// top_coldstorage
module top_coldstorage(
  input         clk,           
  input         rst_n,         
  output        led_fan,       
  output        led_hum,       
  input         sda_lcd_in,
  output        sda_lcd_oe,
  output        scl_lcd,
  input         rx,
  output        tx
);
Size in the first run: roughly 520 flip-flops, about 9 I/O pins, ~27,000 um2 of cells after synthesis.
make LEC_CHECK=0 ABC_AREA=1 CAP_MARGIN=20 CELL_PAD_IN_SITES_DETAIL_PLACEMENT=0 CORE_ASPECT_RATIO=1.24 CORE_MARGIN=2 CORE_UTILIZATION=40 CTS_CLUSTER_DIAMETER=181 GPL_TIMING_DRIVEN=0 PLACE_DENSITY_LB_ADDON=0.22 SETUP_SLACK_MARGIN=1.47 SLEW_MARGIN=30 finish   # period 10.0 ns
run.sh (not shown) runs the stock make flow with config.mk's settings and CLKGATE_MAP_FILE=.
The baseline went through all stages and came out clean.
Then changed:
ABC_AREA = 0   (was 1)
GPL_TIMING_DRIVEN = 1   (was 0)
HOLD_SLACK_MARGIN = 0.05   (was unset)
PLACE_DENSITY_LB_ADDON = unset   (was 0.22)
SLEW_MARGIN = 40   (was 30)
clock period = 5.69 ns   (was 10.0 ns; I/O delays follow)
The new run completed with no timing, DRC or antenna violations.
Non-clock buffer count increases by 21.
Wire length goes up by 3.1%.
Clock skew climbs by 0.033 ns.
Maximum frequency goes up by 6.1%.
Clock power rose by 77%.
Synthesized area came out higher by 0.96%.
Combinational power is lower by 48%.
Then changed:
ABC_AREA = 1   (was 0)
CELL_PAD_IN_SITES_DETAIL_PLACEMENT = 1   (was 0)
CORE_ASPECT_RATIO = unset   (was 1.24)
CTS_CLUSTER_DIAMETER = unset   (was 181)
GPL_TIMING_DRIVEN = unset   (was 1)
HOLD_SLACK_MARGIN = unset   (was 0.05)
SLEW_MARGIN = 30   (was 40)
clock period = 10.0 ns   (was 5.69 ns; I/O delays follow)
Power went down by 34%.
Design area shrinks by 2.1%.
Combinational power came out higher by 87%.
Die size goes down by 0.95%.
Clock-buffer cell count is higher by 11.
Area after synthesis drops by 0.95%.
Utilization falls by 0.72 points.
Then changed:
ABC_AREA = unset   (was 1)
CELL_PAD_IN_SITES_DETAIL_PLACEMENT = unset   (was 1)
CORE_UTILIZATION = 70   (was 40)
SETUP_SLACK_MARGIN = 1.09   (was 1.47)
SLEW_MARGIN = 20   (was 30)
clock period = 4.44 ns   (was 10.0 ns; I/O delays follow)
Effect: The changed run completed without violations; worst hold slack loses 0.18 ns; register-to-register slack loses 5.4 ns; total power climbs by 87%.
Then changed:
ABC_AREA = 1   (was unset)
CAP_MARGIN = 10   (was 20)
CTS_CLUSTER_SIZE = 74   (was unset)
SETUP_SLACK_MARGIN = 2.12   (was 1.09)
clock period = 8.38 ns   (was 4.44 ns; I/O delays follow)
Result: Cell area went down by a few percent; utilization went down by 1.5 points; synthesized cell count went up by roughly a tenth; wire length went down by a few percent; total power went down by well over a third; area after synthesis went down slightly; global-route usage went down by 0.52 points; clock skew went up by 0.0093 ns; combinational power went up by well over a third; die size went down slightly.
Then changed:
ABC_AREA = unset   (was 1)
CAP_MARGIN = 20   (was 10)
CORE_UTILIZATION = 24   (was 70)
CTS_CLUSTER_SIZE = unset   (was 74)
SETUP_SLACK_MARGIN = unset   (was 2.12)
clock period = 11.1 ns   (was 8.38 ns; I/O delays follow)
Effect: Routed wire length fell slightly; power goes down by a quarter to a third; synthesized cell count fell by roughly a tenth; design area rises by a few percent.


v2:
Starting RTL as in the previous note.
Settings: LEC_CHECK=0, ABC_AREA=1, CAP_MARGIN=20, CORE_MARGIN=2, CORE_UTILIZATION=72, CTS_CLUSTER_DIAMETER=29, PLACE_DENSITY=0.35, SETUP_SLACK_MARGIN=1.25, SLEW_MARGIN=20; clock period 4.15 ns.
Status: v2 FAILED at 5_1_grt (tool error)
Edits applied to the flow inputs when going from v2 to v21:
- clearing SETUP_SLACK_MARGIN, which used to be 1.25
- swapping 72 for 40 in CORE_UTILIZATION
- clearing CTS_CLUSTER_DIAMETER, which used to be 29
- clearing ABC_AREA, which used to be 1
- clearing PLACE_DENSITY, which used to be 0.35
- swapping 4.15 for 10.0 in the clock period (ns, I/O delays scaled along)
### Flow results
Among v2 and v21, the run that stopped before the end is v2, and it is the only one.
v2 terminated abnormally: 5_1_grt reported GRT-0232.
Instance tally after logic synthesis was lower in v21 than in v2.
Compare v21 and v2 | average footprint of a synthesized cell lower: v2
Measured against each other, v21 and v2 differ in number of instances in the placed design, the higher figure coming from v21.
[v21 vs v2] number of cell rows: higher in v21
Compared with v2, in v21 sequential share of the synthesized area lower, detailed placer's ending HPWL went down about 4%, synthesized cell area up about 1%.
Here is what was changed in the inputs of v49 compared with v21.
- CORE_UTILIZATION: 40 -> 70
- the clock period (ns, I/O delays scaled along): 10.0 -> 6.72
==> results <==
Sequential share of layout area (higher): v49. Relative to v21, slack of the critical path has gone down in v49. v49 ends up with lower register-to-register slack than v21 does. There was hardly any difference in combinational cell fraction of total power between v49 and v21. On non-filler instance count after layout: between v21 and v49, it ends up higher for v21.


## nickel
top_coldstorage again, from the RTL that the note above started with.
## top_coldstorage
module top_coldstorage(
  input         clk,           
  input         rst_n,         
  output        led_fan,       
  output        led_hum,       
  input         sda_lcd_in,
  output        sda_lcd_oe,
  output        scl_lcd,
  input         rx,
  output        tx
);
make LEC_CHECK=0 ABC_AREA=1 CAP_MARGIN=20 CORE_MARGIN=2 CORE_UTILIZATION=72 CTS_CLUSTER_DIAMETER=28 PLACE_DENSITY=0.35 SETUP_SLACK_MARGIN=1.25 SLEW_MARGIN=20 finish   # period 4.15 ns
For nickel, the flow was terminated by a tool error in global routing and produced no final design.
Modified inputs, willow compared to nickel
Settings: a deleted PLACE_DENSITY that had been 0.35; a change of CTS_CLUSTER_DIAMETER from 28 to 27; a change of SETUP_SLACK_MARGIN from 1.25 to 1.09; a deleted ABC_AREA that had been 1; a change of the clock period (ns, I/O delays scaled along) from 4.15 to 3.66.
==> results <==
willow: flow complete, layout not clean; failing: negative setup slack. Relative to nickel, cell area after synthesis has gone up in willow. Count of buffers from port buffering: nickel vs willow identical. willow -> nickel: post-synth tally of flip-flops with integrated enable delta 0, exact match. The higher number of hold buffers added after CTS of nickel and willow is in willow. Width of the chip, willow vs nickel: up slightly.
#### Input delta (maple over willow)
Settings: putting PLACE_DENSITY at 0.35 where nothing was set; putting ABC_AREA at 1 where nothing was set; putting GPL_ROUTABILITY_DRIVEN at 1 where nothing was set; putting CORE_ASPECT_RATIO at 0.91 where nothing was set; putting HOLD_SLACK_MARGIN at 0.29 where nothing was set; swapping 1.09 for -0.22 in SETUP_SLACK_MARGIN; swapping 27 for 216 in CTS_CLUSTER_DIAMETER; putting GPL_TIMING_DRIVEN at 1 where nothing was set.
--- outcome ---
maple: all stages done; final checks FAILED (negative setup slack). On sequential power: between maple and willow, it ends up lower for willow. Compare maple and willow | xor/xnor share of the synthesized area higher: willow. willow has higher number of buffers added for setup after CTS than maple. willow has higher average wire per standard cell than maple. From willow to maple the numbers moved as follows: fraction of the core area covered by cells at the end of the flow -10 points; combinational cell fraction of total power +9.2 points; compound-cell area share of the yosys netlist -2.9 points. Of maple and willow, the run reporting the higher power in the clock group was willow. Going from willow to maple, the die area was shrunk.
For amber, these inputs were changed with respect to maple:
Settings: swapping 0.35 for 0.38 in PLACE_DENSITY; clearing HOLD_SLACK_MARGIN, which used to be 0.29; swapping 1 for 0 in GPL_ROUTABILITY_DRIVEN; clearing SETUP_SLACK_MARGIN, which used to be -0.22; swapping 0.91 for 0.89 in CORE_ASPECT_RATIO; swapping 3.66 for 3.02 in the clock period (ns, I/O delays scaled along).
==> results <==
Looking at sum of internal, switching and leakage power across both flows, amber is the weaker of the two, with maple ahead. Delta(clock power, amber - maple) > 0. Delta (amber minus maple): final clock period utilization by the worst path +26 points, slew at the pin closest to its max-slew limit now sits higher. Delta (amber minus maple): cell count went up by about 4.3%, number of enable-type register cells in the synthesized netlist flat. As for a clean layout from amber and maple, there is none. maple -> stages 100% | layout checks FAIL | negative setup slack. Although it ran to completion, amber produced a layout that fails the final checks because of negative setup slack. Per the comparison of amber with maple, combinational power went up; buffer count from post-CTS setup fixing went up; number of iterations in the first detailed-routing pass went up; routed wirelength normalized by instance count went up. amber leaves less setup margin than maple.


## job 6809
Starting RTL as in the previous note.
clock: 4.01 ns
lec_check: 0
abc_area: 1
cap_margin: 20
core_aspect_ratio: 0.73
core_margin: 8
core_utilization: 48
cts_cluster_diameter: 216
gpl_routability_driven: 0
gpl_timing_driven: 1
place_density: 0.65
setup_slack_margin: 0.64
slew_margin: 20
--- input diff job 6809..job 2970 ---
==> flow/config.mk <==
export PLATFORM = sky130hd
export DESIGN_NAME = top_coldstorage
export DESIGN_NICKNAME = top_coldstorage
export VERILOG_FILES = /design/flow/design.v
export SDC_FILE = /design/flow/constraint.sdc
export NUM_CORES = 4
export LEC_CHECK = 0
export ABC_AREA = 1
export CAP_MARGIN = 20
export CORE_ASPECT_RATIO = 0.73
export CORE_MARGIN = 5
export CORE_UTILIZATION = 48
export CTS_CLUSTER_DIAMETER = 216
export GPL_ROUTABILITY_DRIVEN = 1
export GPL_TIMING_DRIVEN = 1
export PLACE_DENSITY_LB_ADDON = 0.26
export SETUP_SLACK_MARGIN = 0.64
export SLEW_MARGIN = 20
==> flow/constraint.sdc <==
create_clock -name core_clock -period 8.75 [get_ports {clk}]
set_input_delay 1.7500 -clock core_clock [delete_from_list [all_inputs] [get_ports {clk}]]
set_output_delay 1.7500 -clock core_clock [all_outputs]
set_load 0.01 [all_outputs]
--- outcome ---
All of job 6809 and job 2970 finish clean.
Compared to job 6809, job 2970 has combinational power about 54% lower.
For the part of the power in the clock network, job 2970 came in 1.6 points lower than job 6809 did.
As far as logic depth of the worst register-to-register path goes, job 2970 and job 6809 are indistinguishable; the numbers are identical.
Against job 6809, the final cell area of job 2970 is lower.
Job 2970 gives more met1 track demand over resource in global routing than job 6809 did.
The relative contribution of combinational cells to total power in job 2970 was higher than what job 6809 gave.
Job 2970: worst hold slack 0.33 ns above job 6809
> inputs changed (job 2970 -> job 1917)
==> flow/config.mk <==
export PLATFORM = sky130hd
export DESIGN_NAME = top_coldstorage
export DESIGN_NICKNAME = top_coldstorage
export VERILOG_FILES = /design/flow/design.v
export SDC_FILE = /design/flow/constraint.sdc
export NUM_CORES = 4
export LEC_CHECK = 0
export CAP_MARGIN = 20
export CORE_MARGIN = 2
export CORE_UTILIZATION = 53
export SLEW_MARGIN = 20
==> flow/constraint.sdc <==
create_clock -name core_clock -period 5.41 [get_ports {clk}]
set_input_delay 1.0820 -clock core_clock [delete_from_list [all_inputs] [get_ports {clk}]]
set_output_delay 1.0820 -clock core_clock [all_outputs]
set_load 0.01 [all_outputs]
Findings:
In the metrics for job 1917 and job 2970, the one carrying the higher count of nets after finishing is job 2970. Maximum frequency went down by more than 10% going from job 2970 to job 1917. On job 1917: final critical path time including I/O delays and setup is 0.61 ns higher than what job 2970 gave. met3 track utilization from global routing in job 1917 is 0.92 points lower than in job 2970. Launch point of the worst path: uart_string_inst.chr_val1[1] -> job 2970, dht11_reader_inst.humidity[5] -> job 1917. Job 2970 → job 1917: cell count has decreased, utilization saw an increase, fraction of area in multi-input gates rose by 5.3 points.
### job 1917 -> job 3864
-- flow/config.mk --
<<< job 1917, line 6
export NUM_CORES = 4
export LEC_CHECK = 0
export CAP_MARGIN = 20
export CORE_MARGIN = 2
export CORE_UTILIZATION = 53
export SLEW_MARGIN = 20
>>> job 3864, line 6
export NUM_CORES = 4
export LEC_CHECK = 0
export ABC_AREA = 1
export CAP_MARGIN = 20
export CORE_MARGIN = 2
export CORE_UTILIZATION = 70
export SETUP_SLACK_MARGIN = -0.1
export SLEW_MARGIN = 20
==> flow/constraint.sdc <==
create_clock -name core_clock -period 3.0 [get_ports {clk}]
set_input_delay 0.6000 -clock core_clock [delete_from_list [all_inputs] [get_ports {clk}]]
set_output_delay 0.6000 -clock core_clock [all_outputs]
set_load 0.01 [all_outputs]
Notes after the runs:
- The final report for job 3864 shows a completed flow and a layout that fails verification, specifically negative setup slack.
- Summary of job 3864 over job 1917: clock network power consumption saw an increase; total power draw picked up an extra 100%; cell count higher; leakage power now sits higher; number of logic inverters in the finished layout now sits higher.
- Diff job 1917 -> job 3864: initial standard-cell utilization of the core moved up; final hold slack moved up.
- met3 usage in global routing was higher in the run labelled job 3864.
- Looking at final core area utilization, job 3864 sits above job 1917.
Power and IR drop assume default switching activity.
